===== design/flow/design.v =====
module fft_4pt #(
    parameter DATA_WIDTH = 16
) (
    input clk,
    input rst_n,
    input data_valid_in,
    input  signed [DATA_WIDTH-1:0] x0_r,
    input  signed [DATA_WIDTH-1:0] x0_i,
    input  signed [DATA_WIDTH-1:0] x1_r,
    input  signed [DATA_WIDTH-1:0] x1_i,
    input  signed [DATA_WIDTH-1:0] x2_r,
    input  signed [DATA_WIDTH-1:0] x2_i,
    input  signed [DATA_WIDTH-1:0] x3_r,
    input  signed [DATA_WIDTH-1:0] x3_i,
    output data_valid_out,
    output signed [DATA_WIDTH+1:0] X0_r,
    output signed [DATA_WIDTH+1:0] X0_i,
    output signed [DATA_WIDTH+1:0] X1_r,
    output signed [DATA_WIDTH+1:0] X1_i,
    output signed [DATA_WIDTH+1:0] X2_r,
    output signed [DATA_WIDTH+1:0] X2_i,
    output signed [DATA_WIDTH+1:0] X3_r,
    output signed [DATA_WIDTH+1:0] X3_i
);
    localparam S1_WIDTH = DATA_WIDTH + 1;
    localparam S2_WIDTH = DATA_WIDTH + 2;
    reg signed [DATA_WIDTH-1:0] x0_r_reg, x0_i_reg;
    reg signed [DATA_WIDTH-1:0] x2_r_reg, x2_i_reg;
    reg signed [DATA_WIDTH-1:0] x1_r_reg, x1_i_reg;
    reg signed [DATA_WIDTH-1:0] x3_r_reg, x3_i_reg;
    reg valid_s0;
    always @(posedge clk or negedge rst_n) begin
        if (!rst_n) begin
            x0_r_reg <= 0; x0_i_reg <= 0;
            x2_r_reg <= 0; x2_i_reg <= 0;
            x1_r_reg <= 0; x1_i_reg <= 0;
            x3_r_reg <= 0; x3_i_reg <= 0;
            valid_s0 <= 1'b0;
        end else begin
            x0_r_reg <= x0_r; x0_i_reg <= x0_i;
            x2_r_reg <= x2_r; x2_i_reg <= x2_i;
            x1_r_reg <= x1_r; x1_i_reg <= x1_i;
            x3_r_reg <= x3_r; x3_i_reg <= x3_i;
            valid_s0 <= data_valid_in;
        end
    end
    wire signed [S1_WIDTH-1:0] A_r, A_i, B_r, B_i;
    wire signed [S1_WIDTH-1:0] C_r, C_i, D_r, D_i;
    assign A_r = x0_r_reg + x2_r_reg;
    assign A_i = x0_i_reg + x2_i_reg;
    assign B_r = x0_r_reg - x2_r_reg;
    assign B_i = x0_i_reg - x2_i_reg;
    assign C_r = x1_r_reg + x3_r_reg;
    assign C_i = x1_i_reg + x3_i_reg;
    assign D_r = x1_r_reg - x3_r_reg;
    assign D_i = x1_i_reg - x3_i_reg;
    reg signed [S1_WIDTH-1:0] A_r_reg, A_i_reg, B_r_reg, B_i_reg;
    reg signed [S1_WIDTH-1:0] C_r_reg, C_i_reg, D_r_reg, D_i_reg;
    reg valid_s1;
    always @(posedge clk or negedge rst_n) begin
        if (!rst_n) begin
            A_r_reg <= 0; A_i_reg <= 0;
            B_r_reg <= 0; B_i_reg <= 0;
            C_r_reg <= 0; C_i_reg <= 0;
            D_r_reg <= 0; D_i_reg <= 0;
            valid_s1 <= 1'b0;
        end else begin
            A_r_reg <= A_r; A_i_reg <= A_i;
            B_r_reg <= B_r; B_i_reg <= B_i;
            C_r_reg <= C_r; C_i_reg <= C_i;
            D_r_reg <= D_r; D_i_reg <= D_i;
            valid_s1 <= valid_s0;
        end
    end
    wire signed [S2_WIDTH-1:0] X0_r_w, X0_i_w;
    wire signed [S2_WIDTH-1:0] X1_r_w, X1_i_w;
    wire signed [S2_WIDTH-1:0] X2_r_w, X2_i_w;
    wire signed [S2_WIDTH-1:0] X3_r_w, X3_i_w;
    assign X0_r_w = A_r_reg + C_r_reg;
    assign X0_i_w = A_i_reg + C_i_reg;
    assign X1_r_w = B_r_reg + D_i_reg;
    assign X1_i_w = B_i_reg - D_r_reg;
    assign X2_r_w = A_r_reg - C_r_reg;
    assign X2_i_w = A_i_reg - C_i_reg;
    assign X3_r_w = B_r_reg - D_i_reg;
    assign X3_i_w = B_i_reg + D_r_reg;
    reg signed [S2_WIDTH-1:0] X0_r_reg, X0_i_reg;
    reg signed [S2_WIDTH-1:0] X1_r_reg, X1_i_reg;
    reg signed [S2_WIDTH-1:0] X2_r_reg, X2_i_reg;
    reg signed [S2_WIDTH-1:0] X3_r_reg, X3_i_reg;
    reg valid_s2;
    always @(posedge clk or negedge rst_n) begin
        if (!rst_n) begin
            X0_r_reg <= 0; X0_i_reg <= 0;
            X1_r_reg <= 0; X1_i_reg <= 0;
            X2_r_reg <= 0; X2_i_reg <= 0;
            X3_r_reg <= 0; X3_i_reg <= 0;
            valid_s2 <= 1'b0;
        end else begin
            X0_r_reg <= X0_r_w; X0_i_reg <= X0_i_w;
            X1_r_reg <= X1_r_w; X1_i_reg <= X1_i_w;
            X2_r_reg <= X2_r_w; X2_i_reg <= X2_i_w;
            X3_r_reg <= X3_r_w; X3_i_reg <= X3_i_w;
            valid_s2 <= valid_s1;
        end
    end
    assign X0_r = X0_r_reg;
    assign X0_i = X0_i_reg;
    assign X1_r = X1_r_reg;
    assign X1_i = X1_i_reg;
    assign X2_r = X2_r_reg;
    assign X2_i = X2_i_reg;
    assign X3_r = X3_r_reg;
    assign X3_i = X3_i_reg;
    assign data_valid_out = valid_s2;
endmodule

===== design/flow/run.sh =====
#!/bin/bash
# the make line also repeats each setting of config.mk as NAME=value (left out here)
make -C /OpenROAD-flow-scripts/flow DESIGN_CONFIG=/design/flow/config.mk WORK_HOME=/design/flow/orfs CLKGATE_MAP_FILE= finish

===== design/flow/config.mk =====
export PLATFORM = sky130hd
export DESIGN_NAME = fft_4pt
export DESIGN_NICKNAME = fft_4pt
export VERILOG_FILES = /design/flow/design.v
export SDC_FILE = /design/flow/constraint.sdc
export NUM_CORES = 4
export LEC_CHECK = 0
export ABC_AREA = 1
export CAP_MARGIN = 40
export CELL_PAD_IN_SITES_DETAIL_PLACEMENT = 0
export CORE_MARGIN = 9
export CORE_UTILIZATION = 72
export GPL_TIMING_DRIVEN = 0
export HOLD_SLACK_MARGIN = 0.23
export MAX_ROUTING_LAYER = met4
export MIN_ROUTING_LAYER = met1
export PLACE_DENSITY_LB_ADDON = 0.27
export SLEW_MARGIN = 20

===== design/flow/constraint.sdc =====
create_clock -name core_clock -period 4.87 [get_ports {clk}]
set_input_delay 0.9740 -clock core_clock [delete_from_list [all_inputs] [get_ports {clk}]]
set_output_delay 0.9740 -clock core_clock [all_outputs]
set_load 0.01 [all_outputs]

==> impl_metrics.ini, run 1 <==
; physical design summary
[floorplan]
io_pins = 276
fp_util = 0.736
rows = 68
core_sq_um = 34800
dieArea_sq_um = 42700
die_h_um = 207
die_x_um = 207

[yosys]
ys.flop_type = dfrtp_1
netlist_area_sq_um = 25600
synth_area_per_cell_sq_um = 7.82
synth.area.mux_share = 0
top_cell_area_share = 0.394
async_flop_share = 1.00
topCellsByArea = dfrtp_1, ha_1, nand2_1
yosys_warnings = 1
common_cells = nand2_1, inv_1, dfrtp_1
fa_ha_area_frac = 0.142
ys_sh_aoi = 0.0762
synth_flops = 403
edf_count = 0
yosys_area_sq_um = 25600
synth_cells = 3276
largest_area_cell = dfrtp_1
ys_cells = 3276
ys_seq_share = 0.394
synth-xor-area-share = 0.0479
fp_nets = 3687
synth_top_cell_by_count = nand2_1
top_logic_kind = simple AND/OR/NAND/NOR gates
ys_sh_simple = 0.248
netlist-cell-type-count = 33

[clocking]
cts_max_level = 2
hold_buffers = 0
cts.sink_count = 403
cts_setup_buffers = 0
clock_latency_ps = 590
cts_resized = 0
cts.path.max_buffers = 3
cts_tree = done
clk_pin_slew_worst_paths_ps = 60
cts_inserted_buffers = 43
root_buffer = clkbuf_16

[placement]
gp_congestion = 1.09
portBuffers = 275
dp_hpwl_mm = 56.4

[pwr]
p_seq_w = 0.00467
leakage_nw = 16.0
sw_frac_of_total = 0.411
pwr.group.clock_w = 0.00337
intPower_w = 0.00890
power_frac_clock = 0.223
power_switching_w = 0.00622
combPwrFrac = 0.469
largestPowerGroup = combinational logic
vdd_ir_drop_max_mv = 0.485
total_power_w = 0.0151
comb_power_w = 0.00709
cellPowerDensity_nw_per_um2 = 496
seqPwrFrac = 0.308

[setup_path]
critPathMaxStageDelay_ps = 530
setup.worst_path.start = X3_i_reg[0]$_DFF_PN0_
worstSetupEndpoint = X3_i[0]
timing.rr.start = D_r_reg[0]$_DFF_PN0_
regToRegEndpoint = X2_r_reg[14]$_DFF_PN0_
cp.depth = 2
cp.buffers_inverters = 2
cp-start-kind = flop
r2r_setup_slack_ps = 2540
crit_chain = buf_4, clkdlybuf4s50_1
reg2reg_depth = 11
worstPathArrival_ps = 1580
endpoint_kind = primary output
crit_fanout = 2
cp_slowest_cell = clkdlybuf4s50_1
cp_top_family = buffers and inverters
critical_path_class = flop to primary output
cp.required_ps = 3900

[drt]
drt_iter0_drc = 3863
ant_nets = 0
drt_first_pass_iters = 13
drc = 0
vias = 25200
detail_route.wl_per_cell_um = 19.5
drt-total-wl_mm = 79.8
avgViaCountPerCell = 6.15

[grt]
gr-total-overflow = 0
grt_pass1_wl_mm = 126
antenna_found_initial = 1
first_global_vias = 25100
grt_max_degree = 90
grt_use_total = 0.383

[min_path]
hold_path_class = primary input to async pin

[sta]
slew_violations = 0
fmax_ghz = 0.391
rsz0062_at_grt = false
fin_tns_setup_ps = 0
skew_ps = 13.6
finalSetupViolCount = 0
fin_crit_ps = 2560
hold_ws_ps = 349
max-slew-margin-rel = 0.571
finalHoldViolCount = 0
tightest_slew_ps = 644
period_used_share = 0.525

[final_layout]
syn_to_final_growth_pct = 19.1
nFillCells = 1748
final_nets = 4011

[outcome]
outcome = complete, no violations

[job]
warnings = 158
cap_viol_max_count = 0
[cell type report]
type                       count  area (sq um)  share of cell area
tap                          455           569              0.0187
sequential                   403         10100               0.331
multi-input combinational   2295         13100               0.431
clock buffer                  57          1220              0.0400
inverter                     485          1820              0.0597
timing repair buffer         279          2870              0.0940
clock inverter                22           231             0.00759
buffer                        93           552              0.0181
antenna                        2          5.00            0.000164
[through the flow]
stage / worst slack, ps / instance area, sq um / std cells / util
after floorplan: 3140 / 25600 / 3276 / -
after global placement: -13020 / 28900 / 4006 / 0.831
after detailed placement: 2200 / 29000 / 4010 / 0.835
after CTS: 2300 / 30500 / 4089 / 0.876
after global routing: 2260 / 30500 / 4090 / 0.876
final: 2310 / 30500 / 4091 / 0.876
[metal layers]
metal  track usage  routed length [um]
met2         0.626               37800
met4         0.248                5770
met5             -                   0
met1         0.420               27100
met3        0.0827                9190
==> run 2, diff against run 1 <==
Settings changed: CAP_MARGIN 40 to 25, CELL_PAD_IN_SITES_DETAIL_PLACEMENT 0 to 2, CORE_UTILIZATION 72 to 63, CTS_CLUSTER_DIAMETER set to 124, GPL_ROUTABILITY_DRIVEN set to 1, GPL_TIMING_DRIVEN 0 to not set, HOLD_SLACK_MARGIN 0.23 to not set, MAX_ROUTING_LAYER met4 to not set, PLACE_DENSITY set to 0.78, PLACE_DENSITY_LB_ADDON 0.27 to not set, SLEW_MARGIN 20 to 35, TNS_END_PERCENT set to 75.
Clock period 4.87 ns to 3.0 ns, I/O delays scaled along.
==> run 2 against run 1 <==
  * The run now fails in detailed placement
  * Die size up 13%
  * Synthesized area is the same
  * Synthesized cell count is the same
==> impl_metrics.ini, run 2 <==
; physical design summary
[floorplan]
dieArea_sq_um = 48200
io_pins = 276
rows = 73
core_sq_um = 39900
fp_util = 0.642
die_h_um = 220
die_x_um = 220

[yosys]
synth_cells = 3276
synth.area.mux_share = 0
netlist_area_sq_um = 25600
yosys_warnings = 1
async_flop_share = 1.00
edf_count = 0
ys.flop_type = dfrtp_1
synth_area_per_cell_sq_um = 7.82
fa_ha_area_frac = 0.142
topCellsByArea = dfrtp_1, ha_1, nand2_1
synth_flops = 403
synth_top_cell_by_count = nand2_1
ys_sh_aoi = 0.0762
common_cells = nand2_1, inv_1, dfrtp_1
yosys_area_sq_um = 25600
synth-xor-area-share = 0.0479
netlist-cell-type-count = 33
ys_sh_simple = 0.248
top_cell_area_share = 0.394
fp_nets = 3687
top_logic_kind = simple AND/OR/NAND/NOR gates
ys_seq_share = 0.394
largest_area_cell = dfrtp_1
ys_cells = 3276

[outcome]
error = [ERROR DPL-0033] detailed placement checks failed during check placement.
haltStage = detailed placement
outcome = did not finish

[placement]
portBuffers = 275
gp_congestion = 0.990
-- run 2: per-stage QoR --
step	std cells	setup slack, ps
global placement	3992	978
floorplan	3276	1270
==> run 3, diff against run 2 <==
Settings changed: CAP_MARGIN 25 to 0, CELL_PAD_IN_SITES_DETAIL_PLACEMENT 2 to not set, CORE_MARGIN 9 to 2, CORE_UTILIZATION 63 to 72, CTS_CLUSTER_DIAMETER 124 to 170, CTS_CLUSTER_SIZE set to 15, GPL_ROUTABILITY_DRIVEN 1 to not set, MIN_ROUTING_LAYER met1 to not set, PLACE_DENSITY 0.78 to not set, PLACE_DENSITY_LB_ADDON set to 0.15, SETUP_SLACK_MARGIN set to 0.17, SLEW_MARGIN 35 to 20, TNS_END_PERCENT 75 to not set.
Clock period 3.0 ns to 0.569 ns, I/O delays scaled along.
==> run 3 against run 2 <==
  * The run fails in clock tree synthesis
  * Die size is 23% lower
  * Synthesized cell count stayed put
  * Synthesized area stayed put
==> impl_metrics.ini, run 3 <==
; physical design summary
[outcome]
outcome = did not finish
haltStage = clock tree synthesis
error = [ERROR DPL-0038] Utilization greater than 100%, impossible to legalize

[yosys]
edf_count = 0
synth_flops = 403
async_flop_share = 1.00
largest_area_cell = dfrtp_1
ys_sh_simple = 0.248
fa_ha_area_frac = 0.142
ys.flop_type = dfrtp_1
yosys_warnings = 1
ys_cells = 3276
synth_area_per_cell_sq_um = 7.82
top_cell_area_share = 0.394
ys_seq_share = 0.394
common_cells = nand2_1, inv_1, dfrtp_1
top_logic_kind = simple AND/OR/NAND/NOR gates
synth_cells = 3276
topCellsByArea = dfrtp_1, ha_1, nand2_1
synth_top_cell_by_count = nand2_1
netlist-cell-type-count = 33
synth-xor-area-share = 0.0479
ys_sh_aoi = 0.0762
netlist_area_sq_um = 25600
fp_nets = 3687
yosys_area_sq_um = 25600
synth.area.mux_share = 0

[placement]
portBuffers = 275
dp_slack_ps = -1550
place_inst = 4444
postPlaceCellArea_sq_um = 33600
dp_hpwl_mm = 85.1
gp_congestion = 1.09

[floorplan]
dieArea_sq_um = 37100
rows = 69
core_sq_um = 35300
die_x_um = 193
io_pins = 276
die_h_um = 193
fp_util = 0.725
run 3: per-stage QoR:
step | setup TNS [ps] | util
2_1_floorplan | -231320 | -
3_3_place_gp | -347780 | 0.953
3_5_place_dp | -389700 | 0.953
==> run 4, diff against run 3 <==
Settings changed: ABC_AREA 1 to not set, CAP_MARGIN 0 to 20, CORE_UTILIZATION 72 to 66, CTS_CLUSTER_DIAMETER 170 to 267, CTS_CLUSTER_SIZE 15 to not set, PLACE_DENSITY_LB_ADDON 0.15 to not set, SETUP_SLACK_MARGIN 0.17 to -0.17.
Clock period 0.569 ns to 2.22 ns, I/O delays scaled along.
==> run 4 against run 3 <==
  * Now fails the layout checks on negative setup slack
  * Die size is 0.12% higher
  * Synthesized area is 8.2% lower
  * Synthesized cell count is 28% lower
==> impl_metrics.ini, run 4 <==
; physical design summary
[sta]
max-slew-margin-rel = 0.409
finalHoldViolCount = 0
period_used_share = 1.39
skew_ps = 27.9
fmax_ghz = 0.324
rsz0062_at_grt = true
post-route-worst-setup-slack_ps = -863
tightest_slew_ps = 884
hold_ws_ps = 295
finalSetupViolCount = 139
slew_violations = 0
fin_tns_setup_ps = -23670
fin_crit_ps = 3080

[drt]
vias = 21700
drt_iter0_drc = 2284
drc = 0
drt-total-wl_mm = 80.9
drt_first_pass_iters = 6
detail_route.wl_per_cell_um = 23.8
ant_nets = 0
antenna_cells = 0
avgViaCountPerCell = 6.39

[grt]
first_global_vias = 21000
grt_pass1_wl_mm = 111
antenna_found_initial = 6
gr-total-overflow = 0
grt_use_total = 0.384
grt_max_degree = 67

[clocking]
cts_tree = done
clk_pin_slew_worst_paths_ps = 70
clock_latency_ps = 580
cts.sink_count = 403
root_buffer = clkbuf_16
cts.path.max_buffers = 3
cts_inserted_buffers = 43
cts_max_level = 2

[min_path]
min_to = x1_r_reg[5]$_DFF_PN0_
hold_path_class = primary input to flop
hold_start = x1_r[5]
hold_path_depth = 1

[pwr]
sw_frac_of_total = 0.386
cellPowerDensity_nw_per_um2 = 1140
power_frac_clock = 0.207
comb_power_w = 0.0177
vdd_ir_drop_max_mv = 1.04
intPower_w = 0.0218
combPwrFrac = 0.498
pwr.group.clock_w = 0.00737
largestPowerGroup = combinational logic
p_seq_w = 0.0105
seqPwrFrac = 0.295
leakage_nw = 14.4
power_switching_w = 0.0137

[floorplan]
fp_util = 0.666
io_pins = 276
dieArea_sq_um = 37100
die_h_um = 193
rows = 69
core_sq_um = 35300
die_x_um = 193

[yosys]
synth.area.mux_share = 0.00389
synth_cells = 2366
top_cell_area_share = 0.429
topCellsByArea = dfrtp_1, ha_1, xnor2_1
largest_area_cell = dfrtp_1
common_cells = dfrtp_1, ha_1, inv_1
yosys_warnings = 1
ys_sh_aoi = 0.168
fp_nets = 2777
edf_count = 0
ys.flop_type = dfrtp_1
netlist_area_sq_um = 23500
yosys_area_sq_um = 23500
ys_seq_share = 0.429
synth_top_cell_by_count = dfrtp_1
synth-xor-area-share = 0.0708
fa_ha_area_frac = 0.154
ys_cells = 2366
ys_sh_simple = 0.116
top_logic_kind = AND-OR/OR-AND gates
async_flop_share = 1.00
netlist-cell-type-count = 87
synth_flops = 403
synth_area_per_cell_sq_um = 9.93

[setup_path]
endpoint_kind = flop
timing.rr.start = x0_r_reg[0]$_DFF_PN0_
reg2reg_depth = 10
cp.required_ps = 2710
cp.buffers_inverters = 1
regToRegEndpoint = A_r_reg[10]$_DFF_PN0_
cp.depth = 10
setup.worst_path.start = x0_r_reg[0]$_DFF_PN0_
cp_slowest_cell = o21bai_1
r2r_setup_slack_ps = -860
cp-start-kind = flop
critPathMaxStageDelay_ps = 700
worstPathArrival_ps = 3570
critical_path_class = flop to flop
crit_fanout = 4
worstSetupEndpoint = A_r_reg[10]$_DFF_PN0_
crit_chain = buf_4, ha_1, fa_1, nand2b_1, a21oi_1, o21bai_1, a21oi_2, o211ai_1, nand2_1, xnor2_1
cp_top_family = AND-OR/OR-AND gates

[placement]
portBuffers = 275
dp_slack_ps = -450
gp_congestion = 1.04
dp_hpwl_mm = 50.0
place_inst = 3287
postPlaceCellArea_sq_um = 28600

[final_layout]
final_nets = 3317
postLayoutCellArea_sq_um = 31200
finalNonFillerCells = 3397
nFillCells = 1591
syn_to_final_growth_pct = 32.7

[outcome]
failed_checks = negative setup slack
outcome = failed layout checks

[job]
warnings = 163
cap_viol_max_count = 0
run 4: timing repair:
action | 4_1_cts | 5_1_grt
gates resized | 77 | 163
endpoints found under the setup margin | 65 | 105
pin swaps | 42 | 99
endpoints found under the hold margin | 53 | 0
setup buffers | 13 | 34
hold buffers | 1 | 0
run 4: final cells by class:
cell class	instances	area [sq um]	share of cell area
Sequential cell	403	10100	0.324
Clock buffer	60	1220	0.0391
Tap cell	461	577	0.0185
Inverter	263	987	0.0317
Multi-Input combinational cell	1613	13000	0.416
Timing Repair Buffer	582	5160	0.165
Clock inverter	15	168	0.00538
run 4: layer usage:
layer | track usage | share of wire | wire, um | up-vias
li1 | - | - | - | 9158
met1 | 0.476 | 0.36 | 28800 | 10400
met2 | 0.646 | 0.47 | 37900 | 1600
met3 | 0.0622 | 0.10 | 8100 | 522
met4 | 0.203 | 0.074 | 6010 | 8
met5 | 0 | 0.00088 | 71 | -
run 4: through the flow:
stage	total power, W	util
after floorplan	0.0186	-
after global placement	0.0253	0.809
after detailed placement	0.0258	0.809
after CTS	0.0337	0.857
after global routing	0.0370	0.883
final	0.0356	0.883
==> run 5, diff against run 4 <==
Settings changed: ABC_AREA set to 0, CAP_MARGIN 20 to 40, CELL_PAD_IN_SITES_DETAIL_PLACEMENT set to 0, CORE_MARGIN 2 to 10, CORE_UTILIZATION 66 to 34, CTS_CLUSTER_DIAMETER 267 to not set, GPL_TIMING_DRIVEN set to 1, MAX_ROUTING_LAYER set to met4, MIN_ROUTING_LAYER set to met1, PLACE_DENSITY set to 0.43, SETUP_SLACK_MARGIN -0.17 to not set.
Clock period 2.22 ns to 4.86 ns, I/O delays scaled along.
==> run 5 against run 4 <==
  * Highest routed layer is now met4
  * Largest cell class unchanged
  * The run now finishes clean
  * Utilization shrank 47 points
  * First-iteration DRC count shrank 58%
  * Largest power group unchanged
  * Die size grew 120%
  * Critical path type unchanged
==> impl_metrics.ini, run 5 <==
; physical design summary
[floorplan]
die_x_um = 283
fp_util = 0.343
dieArea_sq_um = 80000
rows = 96
io_pins = 276
die_h_um = 283
core_sq_um = 68600

[yosys]
fp_nets = 2777
ys_cells = 2366
edf_count = 0
common_cells = dfrtp_1, ha_1, inv_1
top_cell_area_share = 0.429
synth_cells = 2366
netlist_area_sq_um = 23500
synth_top_cell_by_count = dfrtp_1
synth_flops = 403
synth_area_per_cell_sq_um = 9.93
topCellsByArea = dfrtp_1, ha_1, xnor2_1
ys_seq_share = 0.429
async_flop_share = 1.00
ys.flop_type = dfrtp_1
largest_area_cell = dfrtp_1
synth-xor-area-share = 0.0708
yosys_warnings = 1
synth.area.mux_share = 0.00389
fa_ha_area_frac = 0.154
netlist-cell-type-count = 87
ys_sh_simple = 0.116
yosys_area_sq_um = 23500
ys_sh_aoi = 0.168
top_logic_kind = AND-OR/OR-AND gates

[setup_path]
critical_path_class = flop to flop
r2r_setup_slack_ps = 2020
timing.rr.start = B_r_reg[0]$_DFF_PN0_
crit_fanout = 4
cp_top_family = AND-OR/OR-AND gates
cp.buffers_inverters = 2
crit_path_frequent_cell = inv_1
reg2reg_depth = 10
setup.worst_path.start = B_r_reg[0]$_DFF_PN0_
cp-start-kind = flop
cp_slowest_cell = a221oi_2
crit_chain = inv_1, ha_1, inv_1, fa_1, a21o_1, a21oi_2, o211ai_1, a221oi_2, o21ai_1, a211o_1
cp.required_ps = 5310
worstSetupEndpoint = X3_r_reg[16]$_DFF_PN0_
regToRegEndpoint = X3_r_reg[16]$_DFF_PN0_
endpoint_kind = flop
worstPathArrival_ps = 3290
critPathMaxStageDelay_ps = 490
cp.depth = 10

[final_layout]
nFillCells = 6672
final_nets = 3023
register_area_sq_um = 10100
final-comb-area_sq_um = 12100
syn_to_final_growth_pct = 21.9

[sta]
max-slew-margin-rel = 0.512
hold_ws_ps = 346
fin_tns_setup_ps = 0
tightest_slew_ps = 722
slew_violations = 0
finalSetupViolCount = 0
skew_ps = 13.9
period_used_share = 0.584
fin_crit_ps = 2840
fmax_ghz = 0.352
finalHoldViolCount = 0
rsz0062_at_grt = false

[clocking]
cts.path.max_buffers = 3
cts.sink_count = 403
cts_max_level = 2
cts_tree = done
hold_buffers = 0
clk_pin_slew_worst_paths_ps = 60
cts_setup_buffers = 0
clock_latency_ps = 580
cts_inserted_buffers = 49
cts_resized = 0
root_buffer = clkbuf_16

[pwr]
intPower_w = 0.00920
p_seq_w = 0.00473
pwr.group.clock_w = 0.00343
power_switching_w = 0.00537
combPwrFrac = 0.440
sw_frac_of_total = 0.368
vdd_ir_drop_max_mv = 0.260
power_frac_clock = 0.235
comb_power_w = 0.00641
leakage_nw = 12.8
seqPwrFrac = 0.325
largestPowerGroup = combinational logic
cellPowerDensity_nw_per_um2 = 509

[grt]
grt_pass1_wl_mm = 109
first_global_vias = 18400
antenna_found_initial = 5
grt_max_degree = 92
gr-total-overflow = 0
grt_use_total = 0.176

[drt]
avgViaCountPerCell = 4.89
vias = 17500
drt-total-wl_mm = 69.2
drt_first_pass_iters = 5
drc = 0
detail_route.wl_per_cell_um = 19.3
drt_iter0_drc = 953
ant_nets = 0

[outcome]
outcome = complete, no violations

[placement]
dp_hpwl_mm = 55.0
gp_congestion = 0.874
portBuffers = 275

[job]
warnings = 158
cap_viol_max_count = 0

[min_path]
hold_path_depth = 0
hold_start = valid_s0$_DFF_PN0_
hold_path_class = flop to flop
min_to = valid_s1$_DFF_PN0_
[run 5: cell type report]
type	count	share of cell area
Clock inverter	12	0.00345
Timing Repair Buffer	282	0.0997
Multi-Input combinational cell	1613	0.421
Antenna cell	4	0.000349
Sequential cell	403	0.352
Clock buffer	74	0.0489
Inverter	263	0.0345
Tap cell	931	0.0407
[run 5: per-stage QoR]
step	util	cell area (sq um)	std cells	power, W	setup WS (ps)
floorplan	-	23500	2366	0.00850	2460
global placement	0.396	27100	3491	0.0114	2050
detailed placement	0.396	27100	3492	0.0113	2030
CTS	0.418	28600	3578	0.0149	2010
global route	0.418	28700	3581	0.0157	1820
finish	0.418	28700	3582	0.0146	2020
[run 5: per-layer routing]
layer	global-route usage	routed length, um	vias up	share of wire
met5	-	0	-	0
met4	0.0394	1290	0	0.019
met3	0.0311	3300	67	0.048
met2	0.283	32300	367	0.47
met1	0.229	32300	8499	0.47
li1	-	-	8586	-
==> run 6, diff against run 5 <==
Settings changed: ABC_AREA 0 to not set, CAP_MARGIN 40 to 20, CELL_PAD_IN_SITES_DETAIL_PLACEMENT 0 to not set, CORE_MARGIN 10 to 2, CORE_UTILIZATION 34 to 70, CTS_CLUSTER_SIZE set to 41, GPL_TIMING_DRIVEN 1 to not set, MAX_ROUTING_LAYER met4 to not set, MIN_ROUTING_LAYER met1 to not set, PLACE_DENSITY 0.43 to not set, SETUP_SLACK_MARGIN set to 0.78.
Clock period 4.86 ns to 3.0 ns, I/O delays scaled along.
==> run 6 against run 5 <==
  * Synthesized area unchanged
  * Die size down 56%
  * Synthesized cell count unchanged
  * The run now fails in global routing
==> impl_metrics.ini, run 6 <==
; physical design summary
[yosys]
top_cell_area_share = 0.429
ys_seq_share = 0.429
top_logic_kind = AND-OR/OR-AND gates
fp_nets = 2777
fa_ha_area_frac = 0.154
synth-xor-area-share = 0.0708
ys_sh_simple = 0.116
ys_cells = 2366
netlist-cell-type-count = 87
yosys_warnings = 1
ys.flop_type = dfrtp_1
synth_cells = 2366
synth_flops = 403
ys_sh_aoi = 0.168
common_cells = dfrtp_1, ha_1, inv_1
edf_count = 0
synth.area.mux_share = 0.00389
netlist_area_sq_um = 23500
yosys_area_sq_um = 23500
async_flop_share = 1.00
synth_area_per_cell_sq_um = 9.93
topCellsByArea = dfrtp_1, ha_1, xnor2_1
largest_area_cell = dfrtp_1
synth_top_cell_by_count = dfrtp_1

[floorplan]
io_pins = 276
die_x_um = 187
fp_util = 0.706
die_h_um = 187
core_sq_um = 33300
dieArea_sq_um = 35100
rows = 67

[clocking]
cts_inserted_buffers = 43
cts.sink_count = 403
cts_max_level = 2
cts.path.max_buffers = 3
root_buffer = clkbuf_16
hold_buffers = 0

[placement]
dp_hpwl_mm = 47.7
gp_congestion = 0.984
portBuffers = 275

[outcome]
error = [ERROR GRT-0232] Routing congestion too high. Check the congestion heatmap in the GUI.
haltStage = global routing
outcome = did not finish

[grt]
gr-total-overflow = 3285
grt_use_total = 1.04
==> run 6: metrics by stage <==
step	power, W	std cells	cell area (sq um)	util	setup slack [ps]
floorplan	0.0138	2366	23500	-	700
CTS	0.0257	3199	30300	0.911	551
global placement	0.0176	3023	26700	0.802	494
detailed placement	0.0180	3023	26700	0.802	336
==> run 6: what timing repair did <==
action | in CTS
endpoints found under the setup margin | 135
cloned | 0
buffers inserted | 99
hold endpoints to repair | 0
pin swaps | 118
gates resized | 300
==> run 6: metal layers <==
metal | overflow | track usage
met1 | 19 | 0.925
met2 | 2515 | 1.35
met3 | 34 | 0.826
met4 | 716 | 1.18
met5 | 1 | 0.431
==> run 7, diff against run 6 <==
Settings changed: CAP_MARGIN 20 to 40, CELL_PAD_IN_SITES_DETAIL_PLACEMENT set to 1, CELL_PAD_IN_SITES_GLOBAL_PLACEMENT set to 1, CORE_UTILIZATION 70 to 66, CTS_CLUSTER_SIZE 41 to not set, GPL_TIMING_DRIVEN set to 1, MAX_ROUTING_LAYER set to met5, MIN_ROUTING_LAYER set to met2, PLACE_DENSITY_LB_ADDON set to 0.04, SETUP_SLACK_MARGIN 0.78 to -0.24, TNS_END_PERCENT set to 80.
Clock period 3.0 ns to 2.57 ns, I/O delays scaled along.
==> run 7 against run 6 <==
  * The run fails in global placement
  * Synthesized area unchanged
  * Die size increased by 5.9%
  * Synthesized cell count unchanged
==> impl_metrics.ini, run 7 <==
; physical design summary
[outcome]
haltStage = global placement
outcome = did not finish
error = [ERROR FLW-0024] Place density exceeds 1.0 (current PLACE_DENSITY_LB_ADDON =  0.04). Please check if the value of  PLACE_DENSITY_LB_ADDON is between 0 and 0.99.

[yosys]
ys_sh_simple = 0.116
fp_nets = 2777
common_cells = dfrtp_1, ha_1, inv_1
yosys_warnings = 1
ys.flop_type = dfrtp_1
ys_sh_aoi = 0.168
async_flop_share = 1.00
synth_top_cell_by_count = dfrtp_1
synth.area.mux_share = 0.00389
synth_cells = 2366
synth_area_per_cell_sq_um = 9.93
synth_flops = 403
top_cell_area_share = 0.429
ys_seq_share = 0.429
netlist_area_sq_um = 23500
fa_ha_area_frac = 0.154
yosys_area_sq_um = 23500
edf_count = 0
netlist-cell-type-count = 87
topCellsByArea = dfrtp_1, ha_1, xnor2_1
largest_area_cell = dfrtp_1
top_logic_kind = AND-OR/OR-AND gates
synth-xor-area-share = 0.0708
ys_cells = 2366

[floorplan]
core_sq_um = 35300
rows = 69
dieArea_sq_um = 37100
fp_util = 0.666
io_pins = 276
die_x_um = 193
die_h_um = 193
==> run 8, diff against run 7 <==
Settings changed: ABC_AREA set to 1, CAP_MARGIN 40 to 20, CELL_PAD_IN_SITES_DETAIL_PLACEMENT 1 to 0, CELL_PAD_IN_SITES_GLOBAL_PLACEMENT 1 to not set, CORE_ASPECT_RATIO set to 1.73, CORE_UTILIZATION 66 to 37, GPL_ROUTABILITY_DRIVEN set to 0, GPL_TIMING_DRIVEN 1 to not set, HOLD_SLACK_MARGIN set to 0.19, MAX_ROUTING_LAYER met5 to not set, MIN_ROUTING_LAYER met2 to not set, PLACE_DENSITY_LB_ADDON 0.04 to not set, SETUP_SLACK_MARGIN -0.24 to 0.02, TNS_END_PERCENT 80 to not set.
Clock period 2.57 ns to 2.61 ns, I/O delays scaled along.
==> run 8 against run 7 <==
  * The run now finishes clean
  * Synthesized cell count increased by 38%
  * Synthesized area rose by 8.9%
  * Die size is 92% higher
==> impl_metrics.ini, run 8 <==
; physical design summary
[outcome]
outcome = complete, no violations

[pwr]
comb_power_w = 0.0124
vdd_ir_drop_max_mv = 0.596
sw_frac_of_total = 0.395
power_switching_w = 0.0109
cellPowerDensity_nw_per_um2 = 900
seqPwrFrac = 0.318
power_frac_clock = 0.235
leakage_nw = 15.7
p_seq_w = 0.00877
combPwrFrac = 0.448
total_power_w = 0.0276
pwr.group.clock_w = 0.00648
largestPowerGroup = combinational logic
intPower_w = 0.0167

[setup_path]
worstSetupEndpoint = X2_r_reg[16]$_DFF_PN0_
endpoint_kind = flop
critPathMaxStageDelay_ps = 460
reg2reg_depth = 12
setup.worst_path.start = B_r_reg[0]$_DFF_PN0_
cp.required_ps = 3080
cp_top_family = simple AND/OR/NAND/NOR gates
crit_path_frequent_cell = nand2_1
timing.rr.start = B_r_reg[0]$_DFF_PN0_
crit_fanout = 3
cp-start-kind = flop
critical_path_class = flop to flop
worstPathArrival_ps = 2660
cp.depth = 12
crit_chain = inv_1, ha_1, inv_1, fa_1, nand2_1, nand3_1, nand3_1, nand2_1, nand3_1, nand2_1, nand2_1, nand2_1
cp_slowest_cell = dfrtp_1
r2r_setup_slack_ps = 420
regToRegEndpoint = X2_r_reg[16]$_DFF_PN0_
cp.buffers_inverters = 2

[yosys]
largest_area_cell = dfrtp_1
ys_cells = 3276
synth_flops = 403
synth.area.mux_share = 0
ys.flop_type = dfrtp_1
synth_area_per_cell_sq_um = 7.82
edf_count = 0
yosys_area_sq_um = 25600
synth_top_cell_by_count = nand2_1
ys_sh_simple = 0.248
ys_sh_aoi = 0.0762
netlist_area_sq_um = 25600
async_flop_share = 1.00
fp_nets = 3687
fa_ha_area_frac = 0.142
top_logic_kind = simple AND/OR/NAND/NOR gates
common_cells = nand2_1, inv_1, dfrtp_1
ys_seq_share = 0.394
synth_cells = 3276
top_cell_area_share = 0.394
netlist-cell-type-count = 33
topCellsByArea = dfrtp_1, ha_1, nand2_1
synth-xor-area-share = 0.0479
yosys_warnings = 1

[final_layout]
final-comb-area_sq_um = 13100
syn_to_final_growth_pct = 19.8
final_nets = 3933
register_area_sq_um = 10100
nFillCells = 6904

[sta]
skew_ps = 17.2
finalHoldViolCount = 0
tightest_slew_ps = 719
period_used_share = 0.840
post-route-worst-setup-slack_ps = 418
max-slew-margin-rel = 0.521
fin_crit_ps = 2190
rsz0062_at_grt = false
fin_tns_setup_ps = 0
slew_violations = 0
fmax_ghz = 0.456
finalSetupViolCount = 0

[grt]
first_global_vias = 21800
antenna_found_initial = 6
grt_use_total = 0.209
gr-total-overflow = 0
grt_pass1_wl_mm = 115
grt_max_degree = 75

[drt]
drc = 0
avgViaCountPerCell = 4.84
detail_route.wl_per_cell_um = 16.7
drt_iter0_drc = 1090
vias = 21500
drt_first_pass_iters = 5
ant_nets = 0
drt-total-wl_mm = 74.3

[placement]
dp_slack_ps = 424
portBuffers = 275
dp_hpwl_mm = 59.9

[clocking]
cts_resized = 0
cts.sink_count = 403
hold_buffers = 1
clk_pin_slew_worst_paths_ps = 60
clock_latency_ps = 590
cts_max_level = 2
root_buffer = clkbuf_16
cts.path.max_buffers = 3
cts_setup_buffers = 0
cts_inserted_buffers = 43
cts_tree = done

[floorplan]
rows = 126
die_h_um = 350
dieArea_sq_um = 71400
die_x_um = 204
io_pins = 276
core_sq_um = 68400
fp_util = 0.374

[min_path]
hold_path_depth = 0
hold_start = valid_s1$_DFF_PN0_
min_to = valid_s2$_DFF_PN0_
hold_path_class = flop to flop

[job]
warnings = 158
cap_viol_max_count = 0
==> run 8: per-layer routing <==
metal  vias up  wire (um)  share of wire  global-route usage
met5         -         51        0.00069                   0
met3       163       3420          0.046              0.0308
li1      10700          -              -                   -
met2       578      38800           0.52               0.392
met4         8       3200          0.043              0.0880
met1     10000      28800           0.39               0.232
==> run 8: layout make-up <==
cell class,count,share of cell area
Antenna cell,2,0.000163
Clock buffer,57,0.0405
Clock inverter,19,0.00824
Inverter,485,0.0594
Multi-Input combinational cell,2295,0.429
Sequential cell,403,0.329
Tap cell,896,0.0366
Timing Repair Buffer,294,0.0975
==> run 8: stage by stage <==
step | cell area [sq um] | hold slack [ps] | cells | utilization
final | 30700 | 352 | 4451 | 0.448
after global routing | 30700 | 347 | 4449 | 0.448
after CTS | 30700 | 329 | 4449 | 0.448
after detailed placement | 29200 | 339 | 4372 | 0.426
after global placement | 29200 | 334 | 4372 | 0.426
after floorplan | 25600 | 226 | 3276 | -
==> run 9, diff against run 8 <==
Settings changed: ABC_AREA 1 to not set, CELL_PAD_IN_SITES_DETAIL_PLACEMENT 0 to not set, CELL_PAD_IN_SITES_GLOBAL_PLACEMENT set to 2, CORE_ASPECT_RATIO 1.73 to not set, CORE_UTILIZATION 37 to 40, CTS_CLUSTER_SIZE set to 38, GPL_ROUTABILITY_DRIVEN 0 to not set, HOLD_SLACK_MARGIN 0.19 to not set, SETUP_SLACK_MARGIN 0.02 to 0.22.
Clock period 2.61 ns to 3.0 ns, I/O delays scaled along.
==> run 9 against run 8 <==
  * Still clean
  * Die size fell by 15%
  * Wire length fell by 14%
  * Sequential power fell by 12%
  * Register-to-register slack got worse by 50 ps
  * Synthesized cell count fell by 28%
  * Critical path depth fell by 2
  * Sequential cell count did not move
  * Power fell by 13%
  * Design area fell by 5.8%
==> impl_metrics.ini, run 9 <==
; physical design summary
[setup_path]
cp.buffers_inverters = 1
regToRegEndpoint = D_r_reg[14]$_DFF_PN0_
worstSetupEndpoint = D_r_reg[14]$_DFF_PN0_
critPathMaxStageDelay_ps = 400
critical_path_class = flop to flop
r2r_setup_slack_ps = 370
cp-start-kind = flop
worstPathArrival_ps = 3090
cp.depth = 10
setup.worst_path.start = x1_r_reg[0]$_DFF_PN0_
timing.rr.start = x1_r_reg[0]$_DFF_PN0_
cp_top_family = AND-OR/OR-AND gates
crit_chain = inv_1, ha_1, fa_1, nor2b_1, o21ai_1, a21boi_1, o21ai_0, a21oi_1, a221o_1, xor2_1
crit_fanout = 3
reg2reg_depth = 10
cp.required_ps = 3460
endpoint_kind = flop
cp_slowest_cell = fa_1

[clocking]
clk_pin_slew_worst_paths_ps = 60
cts_inserted_buffers = 48
cts.sink_count = 403
hold_buffers = 0
clock_latency_ps = 590
root_buffer = clkbuf_16
cts_max_level = 2
cts_tree = done
cts.path.max_buffers = 3

[pwr]
intPower_w = 0.0155
combPwrFrac = 0.428
comb_power_w = 0.0103
total_power_w = 0.0241
cellPowerDensity_nw_per_um2 = 835
sw_frac_of_total = 0.359
power_frac_clock = 0.253
largestPowerGroup = combinational logic
power_switching_w = 0.00866
pwr.group.clock_w = 0.00610
seqPwrFrac = 0.319
p_seq_w = 0.00769
leakage_nw = 13.1
vdd_ir_drop_max_mv = 0.503

[floorplan]
dieArea_sq_um = 60700
die_h_um = 246
fp_util = 0.406
io_pins = 276
die_x_um = 246
rows = 88
core_sq_um = 57900

[job]
warnings = 162
cap_viol_max_count = 0

[drt]
antenna_cells = 0
avgViaCountPerCell = 5.10
ant_nets = 0
drc = 0
drt_first_pass_iters = 5
detail_route.wl_per_cell_um = 18.5
drt-total-wl_mm = 63.7
drt_iter0_drc = 871
vias = 17600

[placement]
gp_congestion = 0.874
portBuffers = 275
dp_hpwl_mm = 49.6
postPlaceCellArea_sq_um = 27200

[sta]
slew_violations = 0
tightest_slew_ps = 827
finalHoldViolCount = 0
skew_ps = 24.9
hold_ws_ps = 27.2
rsz0062_at_grt = true
period_used_share = 0.878
fin_crit_ps = 2630
finalSetupViolCount = 0
fmax_ghz = 0.380
fin_tns_setup_ps = 0
max-slew-margin-rel = 0.443

[yosys]
fp_nets = 2777
ys.flop_type = dfrtp_1
ys_cells = 2366
ys_sh_aoi = 0.168
synth_flops = 403
common_cells = dfrtp_1, ha_1, inv_1
synth.area.mux_share = 0.00389
edf_count = 0
yosys_area_sq_um = 23500
yosys_warnings = 1
ys_seq_share = 0.429
synth_top_cell_by_count = dfrtp_1
top_cell_area_share = 0.429
topCellsByArea = dfrtp_1, ha_1, xnor2_1
ys_sh_simple = 0.116
synth_area_per_cell_sq_um = 9.93
top_logic_kind = AND-OR/OR-AND gates
fa_ha_area_frac = 0.154
netlist_area_sq_um = 23500
synth-xor-area-share = 0.0708
largest_area_cell = dfrtp_1
synth_cells = 2366
async_flop_share = 1.00
netlist-cell-type-count = 87

[grt]
grt_max_degree = 78
first_global_vias = 18100
gr-total-overflow = 0
grt_pass1_wl_mm = 100
antenna_found_initial = 5
grt_use_total = 0.212

[final_layout]
postLayoutCellArea_sq_um = 28900
syn_to_final_growth_pct = 22.9
final_nets = 3051
fin_util = 0.499

[outcome]
outcome = complete, no violations

[min_path]
hold_path_class = primary input to async pin
-- run 9: cell type report --
cell class | instances | area, sq um
Inverter | 263 | 987
Sequential cell | 403 | 10100
Timing Repair Buffer | 311 | 3100
Multi-Input combinational cell | 1613 | 12100
Tap cell | 765 | 957
Fill cell | 5433 | 29000
Clock inverter | 28 | 335
Clock buffer | 59 | 1320
-- run 9: per-stage QoR --
step	std cells	setup slack, ps
finish	3442	366
detailed placement	3351	127
floorplan	2366	601
global route	3442	190
CTS	3440	214
global placement	3351	172
-- run 9: layer usage --
metal | part of all wire | track usage | wire length [um]
met5 | 0.00067 | 0 | 43
met4 | 0.028 | 0.0663 | 1820
met3 | 0.049 | 0.0393 | 3110
met2 | 0.45 | 0.338 | 28800
met1 | 0.47 | 0.293 | 30000
-- run 9: what timing repair did --
item,CTS,global route
endpoints found under the setup margin,5,20
setup buffers,2,2
pin swaps,1,6
gates resized,1,10
==> run 10, diff against run 9 <==
Settings changed: ABC_AREA set to 1, CELL_PAD_IN_SITES_DETAIL_PLACEMENT set to 0, CELL_PAD_IN_SITES_GLOBAL_PLACEMENT 2 to not set, CORE_UTILIZATION 40 to 70, CTS_CLUSTER_SIZE 38 to 75, GPL_TIMING_DRIVEN set to 1, MAX_ROUTING_LAYER set to met4, MIN_ROUTING_LAYER set to met1, SETUP_SLACK_MARGIN 0.22 to 0.61.
Clock period 3.0 ns to 2.33 ns, I/O delays scaled along.
==> run 10 against run 9 <==
  * The flow now stops in global routing
  * Synthesized area up 8.9%
  * Synthesized cell count rose by 38%
  * Die size fell by 37%
==> impl_metrics.ini, run 10 <==
; physical design summary
[yosys]
ys_cells = 3276
synth_flops = 403
ys_sh_simple = 0.248
synth.area.mux_share = 0
common_cells = nand2_1, inv_1, dfrtp_1
async_flop_share = 1.00
ys_seq_share = 0.394
top_logic_kind = simple AND/OR/NAND/NOR gates
fp_nets = 3687
ys.flop_type = dfrtp_1
synth_top_cell_by_count = nand2_1
synth_area_per_cell_sq_um = 7.82
netlist-cell-type-count = 33
largest_area_cell = dfrtp_1
edf_count = 0
yosys_area_sq_um = 25600
netlist_area_sq_um = 25600
yosys_warnings = 1
synth_cells = 3276
synth-xor-area-share = 0.0479
fa_ha_area_frac = 0.142
top_cell_area_share = 0.394
topCellsByArea = dfrtp_1, ha_1, nand2_1
ys_sh_aoi = 0.0762

[floorplan]
io_pins = 276
core_sq_um = 36300
die_x_um = 195
dieArea_sq_um = 38100
rows = 70
die_h_um = 195
fp_util = 0.704

[grt]
grt_use_total = 1.07
gr-total-overflow = 4262

[placement]
portBuffers = 275
gp_congestion = 1.06
dp_hpwl_mm = 53.5
place_inst = 3941

[clocking]
cts.sink_count = 403
cts_max_level = 2
cts_inserted_buffers = 43
cts.path.max_buffers = 3
root_buffer = clkbuf_16

[outcome]
haltStage = global routing
error = [ERROR GRT-0232] Routing congestion too high. Check the congestion heatmap in the GUI.
outcome = did not finish
-- run 10: timing repair --
action | CTS
hold buffers | 1
setup buffers | 54
hold endpoints to repair | 42
pin swaps | 55
endpoints found under the setup margin | 336
resized | 501
-- run 10: per-layer routing --
metal | overflow | global-route usage
met5 | - | -
met1 | 41 | 0.913
met4 | 683 | 1.17
met2 | 3480 | 1.46
met3 | 58 | 0.760
-- run 10: metrics by stage --
step / hold WS (ps) / utilization / worst slack, ps / total power [W] / instance area, sq um
2_1_floorplan: 170 / - / 643 / 0.0180 / 25600
3_3_place_gp: 333 / 0.787 / 391 / 0.0229 / 28600
3_5_place_dp: 336 / 0.787 / 279 / 0.0233 / 28600
4_1_cts: 303 / 0.870 / 410 / 0.0307 / 31600
==> run 11, diff against run 10 <==
Settings changed: ABC_AREA 1 to not set, CELL_PAD_IN_SITES_DETAIL_PLACEMENT 0 to not set, CORE_UTILIZATION 70 to 65, CTS_CLUSTER_SIZE 75 to 97, GPL_TIMING_DRIVEN 1 to not set, MAX_ROUTING_LAYER met4 to not set, MIN_ROUTING_LAYER met1 to not set, SETUP_SLACK_MARGIN 0.61 to not set.
Clock period 2.33 ns to 2.7 ns, I/O delays scaled along.
==> run 11 against run 10 <==
  * Now clean on timing, DRC and antenna
  * Synthesized area decreased by 8.2%
  * Synthesized cell count decreased by 28%
  * Die size decreased by 1.1%
==> impl_metrics.ini, run 11 <==
; physical design summary
[drt]
drt_first_pass_iters = 6
drc = 0
detail_route.wl_per_cell_um = 20.0
drt_iter0_drc = 1448
drt-total-wl_mm = 62.9
ant_nets = 0
vias = 18800
avgViaCountPerCell = 5.97

[job]
warnings = 161
cap_viol_max_count = 0

[final_layout]
syn_to_final_growth_pct = 21.5
final_nets = 3067

[pwr]
sw_frac_of_total = 0.367
seqPwrFrac = 0.319
power_frac_clock = 0.237
cellPowerDensity_nw_per_um2 = 936
leakage_nw = 13.1
power_switching_w = 0.00981
p_seq_w = 0.00853
combPwrFrac = 0.444
largestPowerGroup = combinational logic
total_power_w = 0.0267
pwr.group.clock_w = 0.00633
intPower_w = 0.0169
vdd_ir_drop_max_mv = 1.10
comb_power_w = 0.0119

[clocking]
clock_latency_ps = 590
root_buffer = clkbuf_16
cts.path.max_buffers = 3
cts.sink_count = 403
cts_tree = done
clk_pin_slew_worst_paths_ps = 60
cts_max_level = 2
cts_inserted_buffers = 43

[grt]
grt_max_degree = 77
antenna_found_initial = 1
gr-total-overflow = 0
first_global_vias = 18900
grt_pass1_wl_mm = 99.0
grt_use_total = 0.330

[setup_path]
cp.required_ps = 3150
r2r_setup_slack_ps = 90
cp-start-kind = flop
cp.depth = 8
crit_path_frequent_cell = o31a_1
reg2reg_depth = 8
endpoint_kind = flop
worstPathArrival_ps = 3060
cp.buffers_inverters = 0
critPathMaxStageDelay_ps = 450
setup.worst_path.start = B_r_reg[1]$_DFF_PN0_
crit_chain = ha_1, nor2b_1, o21ai_1, a21boi_1, o31a_1, o31a_1, or3_1, o311a_1
worstSetupEndpoint = X3_r_reg[11]$_DFF_PN0_
cp_slowest_cell = dfrtp_1
crit_fanout = 5
regToRegEndpoint = X3_r_reg[11]$_DFF_PN0_
cp_top_family = AND-OR/OR-AND gates
timing.rr.start = B_r_reg[1]$_DFF_PN0_
critical_path_class = flop to flop

[yosys]
fp_nets = 2777
netlist_area_sq_um = 23500
netlist-cell-type-count = 87
synth_area_per_cell_sq_um = 9.93
fa_ha_area_frac = 0.154
synth_cells = 2366
topCellsByArea = dfrtp_1, ha_1, xnor2_1
ys_sh_simple = 0.116
synth_flops = 403
ys_sh_aoi = 0.168
largest_area_cell = dfrtp_1
synth_top_cell_by_count = dfrtp_1
yosys_warnings = 1
synth-xor-area-share = 0.0708
synth.area.mux_share = 0.00389
edf_count = 0
yosys_area_sq_um = 23500
async_flop_share = 1.00
ys_cells = 2366
top_cell_area_share = 0.429
top_logic_kind = AND-OR/OR-AND gates
ys.flop_type = dfrtp_1
common_cells = dfrtp_1, ha_1, inv_1
ys_seq_share = 0.429

[floorplan]
io_pins = 276
core_sq_um = 35600
dieArea_sq_um = 37700
fp_util = 0.661
die_x_um = 194
die_h_um = 194
rows = 69

[placement]
gp_congestion = 0.964
dp_slack_ps = 22.0
portBuffers = 275
dp_hpwl_mm = 46.6

[outcome]
outcome = complete, no violations

[min_path]
hold_path_class = flop to flop
hold_start = valid_s0$_DFF_PN0_
min_to = valid_s1$_DFF_PN0_
hold_path_depth = 0

[sta]
fin_crit_ps = 2610
post-route-worst-setup-slack_ps = 87.2
period_used_share = 0.968
tightest_slew_ps = 792
finalHoldViolCount = 0
slew_violations = 0
max-slew-margin-rel = 0.466
skew_ps = 20.6
fmax_ghz = 0.383
finalSetupViolCount = 0
rsz0062_at_grt = true
-- run 11: repair_timing --
| item | 4_1_cts | 5_1_grt |
|---|---|---|
| hold buffers | 1 | 0 |
| resized | 0 | 25 |
| setup buffers | 0 | 6 |
| hold endpoints to repair | 44 | 0 |
| endpoints found under the setup margin | 0 | 24 |
-- run 11: final cells by class --
type | count | area, sq um
fill | 2208 | 7010
sequential | 403 | 10100
inverter | 263 | 987
tap | 461 | 577
timing repair buffer | 332 | 3250
antenna | 1 | 2.50
clock inverter | 26 | 343
multi-input combinational | 1613 | 12100
clock buffer | 53 | 1170
-- run 11: per-layer routing --
layer | GRT usage | wire [um] | vias up
met5 | 0 | 13 | -
met4 | 0.130 | 2570 | 2
met2 | 0.557 | 30400 | 825
met1 | 0.431 | 25600 | 9157
met3 | 0.0501 | 4290 | 155
li1 | - | - | 8679
-- run 11: metrics by stage --
step / instances / hold WS, ps / cell area, sq um / util / TNS, ps
global placement: 3065 / 339 / 26900 / 0.756 / 0
detailed placement: 3065 / 342 / 26900 / 0.756 / 0
finish: 3152 / 362 / 28600 / 0.803 / 0
CTS: 3145 / 365 / 28400 / 0.799 / 0
floorplan: 2366 / 244 / 23500 / - / 0
global route: 3151 / 369 / 28600 / 0.803 / -23.9
==> run 12, diff against run 11 <==
Settings changed: ABC_AREA set to 0, CELL_PAD_IN_SITES_DETAIL_PLACEMENT set to 0, CORE_UTILIZATION 65 to 57, CTS_CLUSTER_SIZE 97 to 50, GPL_TIMING_DRIVEN set to 1, MAX_ROUTING_LAYER set to met4, MIN_ROUTING_LAYER set to met1, SETUP_SLACK_MARGIN set to 1.11.
Clock period 2.7 ns to 4.29 ns, I/O delays scaled along.
==> run 12 against run 11 <==
  * Utilization fell by 11 points
  * Highest routed layer is now met4
  * Still clean
  * Largest cell class unchanged
  * Critical endpoint is now X1_i_reg[14]$_DFF_PN0_
  * Sequential cell count did not move
  * Global-route usage down 3.8 points
  * Via count fell by 4.0%
  * First-iteration DRC count is 18% lower
  * Power fell by 38%
  * Final cell count is 0.70% higher
  * Setup slack gained 1400 ps
==> impl_metrics.ini, run 12 <==
; physical design summary
[yosys]
synth_top_cell_by_count = dfrtp_1
yosys_warnings = 1
synth_flops = 403
ys_sh_simple = 0.116
common_cells = dfrtp_1, ha_1, inv_1
ys_cells = 2366
topCellsByArea = dfrtp_1, ha_1, xnor2_1
synth.area.mux_share = 0.00389
synth-xor-area-share = 0.0708
top_cell_area_share = 0.429
largest_area_cell = dfrtp_1
netlist_area_sq_um = 23500
async_flop_share = 1.00
yosys_area_sq_um = 23500
edf_count = 0
ys_seq_share = 0.429
ys_sh_aoi = 0.168
fa_ha_area_frac = 0.154
ys.flop_type = dfrtp_1
netlist-cell-type-count = 87
fp_nets = 2777
synth_cells = 2366
top_logic_kind = AND-OR/OR-AND gates
synth_area_per_cell_sq_um = 9.93

[placement]
dp_slack_ps = 1460
portBuffers = 275
dp_hpwl_mm = 46.7
gp_congestion = 0.977

[clocking]
cts.sink_count = 403
cts.path.max_buffers = 3
cts_resized = 0
hold_buffers = 0
clock_latency_ps = 570
clk_pin_slew_worst_paths_ps = 60
cts_setup_buffers = 0
cts_max_level = 2
root_buffer = clkbuf_16
cts_inserted_buffers = 44
cts_tree = done

[job]
cap_viol_max_count = 0
warnings = 162

[pwr]
vdd_ir_drop_max_mv = 0.428
cellPowerDensity_nw_per_um2 = 587
p_seq_w = 0.00537
power_switching_w = 0.00596
seqPwrFrac = 0.324
pwr.group.clock_w = 0.00402
comb_power_w = 0.00718
sw_frac_of_total = 0.360
intPower_w = 0.0106
leakage_nw = 12.9
combPwrFrac = 0.433
largestPowerGroup = combinational logic
power_frac_clock = 0.242

[setup_path]
worstPathArrival_ps = 3280
cp.required_ps = 4730
crit_fanout = 3
setup.worst_path.start = B_i_reg[0]$_DFF_PN0_
cp.depth = 11
cp_slowest_cell = a41oi_1
endpoint_kind = flop
crit_chain = inv_1, ha_1, inv_1, fa_1, a21o_1, a21oi_1, o21ai_0, a41oi_1, o21ba_2, o21ai_0, xnor2_1
cp.buffers_inverters = 2
cp_top_family = AND-OR/OR-AND gates
critPathMaxStageDelay_ps = 420
regToRegEndpoint = X1_i_reg[14]$_DFF_PN0_
reg2reg_depth = 11
critical_path_class = flop to flop
r2r_setup_slack_ps = 1450
worstSetupEndpoint = X1_i_reg[14]$_DFF_PN0_
cp-start-kind = flop
timing.rr.start = B_i_reg[0]$_DFF_PN0_

[drt]
drt-total-wl_mm = 61.1
drt_first_pass_iters = 5
vias = 18100
detail_route.wl_per_cell_um = 19.3
drt_iter0_drc = 1194
avgViaCountPerCell = 5.69
drc = 0
ant_nets = 0

[final_layout]
syn_to_final_growth_pct = 20.1
final-comb-area_sq_um = 12100
register_area_sq_um = 10100
nFillCells = 3124
final_nets = 3020

[min_path]
hold_path_class = flop to flop
hold_start = valid_s0$_DFF_PN0_
hold_path_depth = 0
min_to = valid_s1$_DFF_PN0_

[floorplan]
rows = 74
fp_util = 0.577
die_h_um = 207
core_sq_um = 40700
dieArea_sq_um = 42900
die_x_um = 207
io_pins = 276

[grt]
gr-total-overflow = 0
antenna_found_initial = 2
grt_pass1_wl_mm = 97.2
grt_use_total = 0.293
grt_max_degree = 109
first_global_vias = 18100

[sta]
tightest_slew_ps = 877
fin_tns_setup_ps = 0
fin_crit_ps = 2840
skew_ps = 15.2
finalHoldViolCount = 0
slew_violations = 0
rsz0062_at_grt = false
period_used_share = 0.662
max-slew-margin-rel = 0.406
fmax_ghz = 0.352
post-route-worst-setup-slack_ps = 1450
finalSetupViolCount = 0

[outcome]
outcome = complete, no violations
[run 12: cell type report]
| type | instances | area share |
|---|---|---|
| clock buffer | 55 | 0.0430 |
| timing repair buffer | 284 | 0.102 |
| antenna | 2 | 0.000177 |
| clock inverter | 22 | 0.0116 |
| inverter | 263 | 0.0350 |
| sequential | 403 | 0.357 |
| tap | 532 | 0.0236 |
| multi-input combinational | 1613 | 0.427 |
[run 12: per-stage QoR]
step / utilization / cells / hold slack [ps] / power (W) / instance area (sq um)
2_1_floorplan: - / 2366 / 331 / 0.00963 / 23500
3_3_place_gp: 0.655 / 3095 / 335 / 0.0124 / 26700
3_5_place_dp: 0.655 / 3095 / 344 / 0.0125 / 26700
4_1_cts: 0.693 / 3172 / 362 / 0.0167 / 28200
5_1_grt: 0.693 / 3174 / 366 / 0.0175 / 28200
6_report: 0.693 / 3174 / 361 / 0.0166 / 28200
[run 12: per-layer routing]
metal / GRT usage / wire length [um]
met1: 0.382 / 26700
met2: 0.467 / 29300
met3: 0.0379 / 2850
met4: 0.113 / 2340
met5: - / 0
==> run 13, diff against run 12 <==
Settings changed: ABC_AREA 0 to 1, CAP_MARGIN 20 to 40, CELL_PAD_IN_SITES_DETAIL_PLACEMENT 0 to 2, CORE_MARGIN 2 to 9, CORE_UTILIZATION 57 to 72, CTS_CLUSTER_SIZE 50 to not set, GPL_TIMING_DRIVEN 1 to 0, HOLD_SLACK_MARGIN set to 0.23, PLACE_DENSITY_LB_ADDON set to 0.27, SETUP_SLACK_MARGIN 1.11 to 0.54, SLEW_MARGIN 20 to 15.
Clock period 4.29 ns to 4.87 ns, I/O delays scaled along.
==> run 13 against run 12 <==
  * The run now fails in detailed placement
  * Die size shrank 0.45%
  * Synthesized area grew 8.9%
  * Synthesized cell count grew 38%
==> impl_metrics.ini, run 13 <==
; physical design summary
[floorplan]
rows = 68
dieArea_sq_um = 42700
die_h_um = 207
fp_util = 0.736
io_pins = 276
die_x_um = 207
core_sq_um = 34800

[yosys]
common_cells = nand2_1, inv_1, dfrtp_1
synth_flops = 403
top_logic_kind = simple AND/OR/NAND/NOR gates
yosys_area_sq_um = 25600
synth_top_cell_by_count = nand2_1
ys_seq_share = 0.394
netlist-cell-type-count = 33
synth.area.mux_share = 0
fp_nets = 3687
ys.flop_type = dfrtp_1
top_cell_area_share = 0.394
fa_ha_area_frac = 0.142
ys_cells = 3276
async_flop_share = 1.00
topCellsByArea = dfrtp_1, ha_1, nand2_1
synth-xor-area-share = 0.0479
netlist_area_sq_um = 25600
edf_count = 0
largest_area_cell = dfrtp_1
ys_sh_aoi = 0.0762
synth_cells = 3276
ys_sh_simple = 0.248
synth_area_per_cell_sq_um = 7.82
yosys_warnings = 1

[outcome]
error = Error: detail_place.tcl, 38 bad optional access
outcome = did not finish
haltStage = detailed placement

[placement]
portBuffers = 275
gp_congestion = 1.09
==> run 13: metrics by stage <==
step                    worst slack [ps]  cells  hold WS [ps]  setup TNS [ps]  total power (W)
after global placement            -13020   4006           341        -5235040           0.0110
after floorplan                     3140   3276           331               0          0.00861
==> run 14, diff against run 13 <==
Settings changed: CAP_MARGIN 40 to 25, CORE_UTILIZATION 72 to 63, GPL_ROUTABILITY_DRIVEN set to 0, GPL_TIMING_DRIVEN 0 to not set, HOLD_SLACK_MARGIN 0.23 to not set, MAX_ROUTING_LAYER met4 to not set, MIN_ROUTING_LAYER met1 to met2, PLACE_DENSITY set to 0.78, PLACE_DENSITY_LB_ADDON 0.27 to not set, SETUP_SLACK_MARGIN 0.54 to not set, SLEW_MARGIN 15 to 35, TNS_END_PERCENT set to 75.
Clock period 4.87 ns to 3.0 ns, I/O delays scaled along.
==> run 14 against run 13 <==
  * The flow again stops in detailed placement
  * Synthesized area unchanged
  * Synthesized cell count unchanged
  * Die size up 13%
==> impl_metrics.ini, run 14 <==
; physical design summary
[floorplan]
core_sq_um = 39900
rows = 73
die_h_um = 220
fp_util = 0.642
io_pins = 276
die_x_um = 220
dieArea_sq_um = 48200

[yosys]
async_flop_share = 1.00
synth.area.mux_share = 0
netlist_area_sq_um = 25600
fa_ha_area_frac = 0.142
topCellsByArea = dfrtp_1, ha_1, nand2_1
common_cells = nand2_1, inv_1, dfrtp_1
synth_cells = 3276
yosys_area_sq_um = 25600
largest_area_cell = dfrtp_1
yosys_warnings = 1
synth-xor-area-share = 0.0479
ys.flop_type = dfrtp_1
ys_cells = 3276
edf_count = 0
ys_seq_share = 0.394
ys_sh_simple = 0.248
synth_flops = 403
synth_area_per_cell_sq_um = 7.82
fp_nets = 3687
top_cell_area_share = 0.394
synth_top_cell_by_count = nand2_1
netlist-cell-type-count = 33
top_logic_kind = simple AND/OR/NAND/NOR gates
ys_sh_aoi = 0.0762

[outcome]
haltStage = detailed placement
outcome = did not finish
error = Error: detail_place.tcl, 38 bad optional access

[placement]
portBuffers = 275
-- run 14: through the flow --
step              hold WS [ps]  std cells
floorplan                  304       3276
global placement           332       3997
==> run 15, diff against run 14 <==
Settings changed: ABC_AREA 1 to not set, CAP_MARGIN 25 to 20, CELL_PAD_IN_SITES_DETAIL_PLACEMENT 2 to not set, CORE_MARGIN 9 to 2, CORE_UTILIZATION 63 to 66, GPL_ROUTABILITY_DRIVEN 0 to not set, MIN_ROUTING_LAYER met2 to not set, PLACE_DENSITY 0.78 to not set, SLEW_MARGIN 35 to 20, TNS_END_PERCENT 75 to not set.
Clock period 3.0 ns to 2.44 ns, I/O delays scaled along.
==> run 15 against run 14 <==
  * Now fails the layout checks on negative setup slack
  * Synthesized cell count fell by 28%
  * Synthesized area fell by 8.2%
  * Die size fell by 23%
==> impl_metrics.ini, run 15 <==
; physical design summary
[sta]
skew_ps = 26.4
rsz0062_at_grt = true
period_used_share = 1.10
max-slew-margin-rel = 0.437
post-route-worst-setup-slack_ps = -254
slew_violations = 0
finalSetupViolCount = 44
finalHoldViolCount = 0
tightest_slew_ps = 838
fin_crit_ps = 2690
fmax_ghz = 0.371

[yosys]
fp_nets = 2777
fa_ha_area_frac = 0.154
synth_cells = 2366
common_cells = dfrtp_1, ha_1, inv_1
edf_count = 0
ys_sh_simple = 0.116
ys_seq_share = 0.429
synth.area.mux_share = 0.00389
async_flop_share = 1.00
top_cell_area_share = 0.429
ys.flop_type = dfrtp_1
synth_flops = 403
ys_cells = 2366
yosys_area_sq_um = 23500
netlist_area_sq_um = 23500
synth_area_per_cell_sq_um = 9.93
top_logic_kind = AND-OR/OR-AND gates
yosys_warnings = 1
ys_sh_aoi = 0.168
topCellsByArea = dfrtp_1, ha_1, xnor2_1
synth-xor-area-share = 0.0708
synth_top_cell_by_count = dfrtp_1
netlist-cell-type-count = 87
largest_area_cell = dfrtp_1

[min_path]
hold_start = x2_r[2]
hold_path_depth = 1
hold_path_class = primary input to flop
min_to = x2_r_reg[2]$_DFF_PN0_

[job]
warnings = 162
cap_viol_max_count = 0

[pwr]
leakage_nw = 13.9
intPower_w = 0.0198
total_power_w = 0.0322
comb_power_w = 0.0156
largestPowerGroup = combinational logic
cellPowerDensity_nw_per_um2 = 1050
sw_frac_of_total = 0.386
power_frac_clock = 0.220
combPwrFrac = 0.485
seqPwrFrac = 0.295
pwr.group.clock_w = 0.00708
power_switching_w = 0.0124
vdd_ir_drop_max_mv = 1.12
p_seq_w = 0.00952

[final_layout]
final-comb-area_sq_um = 13100
syn_to_final_growth_pct = 30.3
register_area_sq_um = 10100
fin_util = 0.867
final_nets = 3209
finalNonFillerCells = 3293
nFillCells = 1678

[drt]
avgViaCountPerCell = 6.48
vias = 21300
drt_first_pass_iters = 11
drc = 0
detail_route.wl_per_cell_um = 24.2
ant_nets = 0
drt-total-wl_mm = 79.5
drt_iter0_drc = 2319

[floorplan]
fp_util = 0.666
io_pins = 276
core_sq_um = 35300
rows = 69
die_h_um = 193
die_x_um = 193
dieArea_sq_um = 37100

[setup_path]
crit_chain = inv_2, buf_4, ha_4, inv_2, fa_2, a21o_1, a21oi_2, o21a_2, o31ai_4, nand2b_1, a31oi_4, xor2_1
crit_fanout = 2
timing.rr.start = B_i_reg[0]$_DFF_PN0_
endpoint_kind = flop
cp_top_family = AND-OR/OR-AND gates
cp.depth = 12
crit_path_frequent_cell = inv_2
reg2reg_depth = 12
cp_slowest_cell = dfrtp_1
setup.worst_path.start = B_i_reg[0]$_DFF_PN0_
r2r_setup_slack_ps = -250
cp.required_ps = 2900
critPathMaxStageDelay_ps = 430
critical_path_class = flop to flop
worstSetupEndpoint = X2_i_reg[14]$_DFF_PN0_
regToRegEndpoint = X2_i_reg[14]$_DFF_PN0_
cp-start-kind = flop
worstPathArrival_ps = 3150
cp.buffers_inverters = 3

[placement]
dp_hpwl_mm = 49.2
dp_slack_ps = -307
portBuffers = 275
gp_congestion = 1.01
place_inst = 3162

[clocking]
cts.path.max_buffers = 3
cts_inserted_buffers = 44
cts.sink_count = 403
cts_max_level = 2
root_buffer = clkbuf_16
clk_pin_slew_worst_paths_ps = 70
clock_latency_ps = 600
cts_tree = done

[outcome]
outcome = failed layout checks
failed_checks = negative setup slack

[grt]
grt_use_total = 0.392
grt_max_degree = 65
grt_pass1_wl_mm = 112
antenna_found_initial = 2
first_global_vias = 20700
gr-total-overflow = 0
-- run 15: cell type report --
| type | instances | area share |
|---|---|---|
| Inverter | 263 | 0.0322 |
| Clock inverter | 16 | 0.00715 |
| Multi-Input combinational cell | 1613 | 0.428 |
| Timing Repair Buffer | 473 | 0.142 |
| Tap cell | 461 | 0.0188 |
| Antenna cell | 1 | 0.0000817 |
| Clock buffer | 63 | 0.0420 |
| Sequential cell | 403 | 0.329 |
-- run 15: repair_timing --
action                                 4_1_cts  5_1_grt
setup endpoints to repair                   54      109
hold buffers                                 1        0
setup buffers                               22       32
gates resized                               82      170
endpoints found under the hold margin       43        0
pin swaps                                   55       90
-- run 15: routing by layer --
metal | part of all wire | vias up | routed length [um] | GRT usage
met4 | 0.079 | 4 | 6280 | 0.223
met3 | 0.099 | 560 | 7880 | 0.0678
met2 | 0.47 | 1649 | 37200 | 0.650
met1 | 0.35 | 10200 | 28100 | 0.486
li1 | - | 8964 | - | -
met5 | 0.00033 | - | 26 | 0
-- run 15: through the flow --
stage               instance area, sq um  hold WS [ps]  setup TNS (ps)
floorplan                          23500           192               0
global placement                   27600           337            -942
detailed placement                 27600           338           -3340
CTS                                29600           324            -232
global route                       30600           331           -7200
finish                             30600           335           -3390
Power figures rest on the tool's default switching activity, not on a simulated workload.
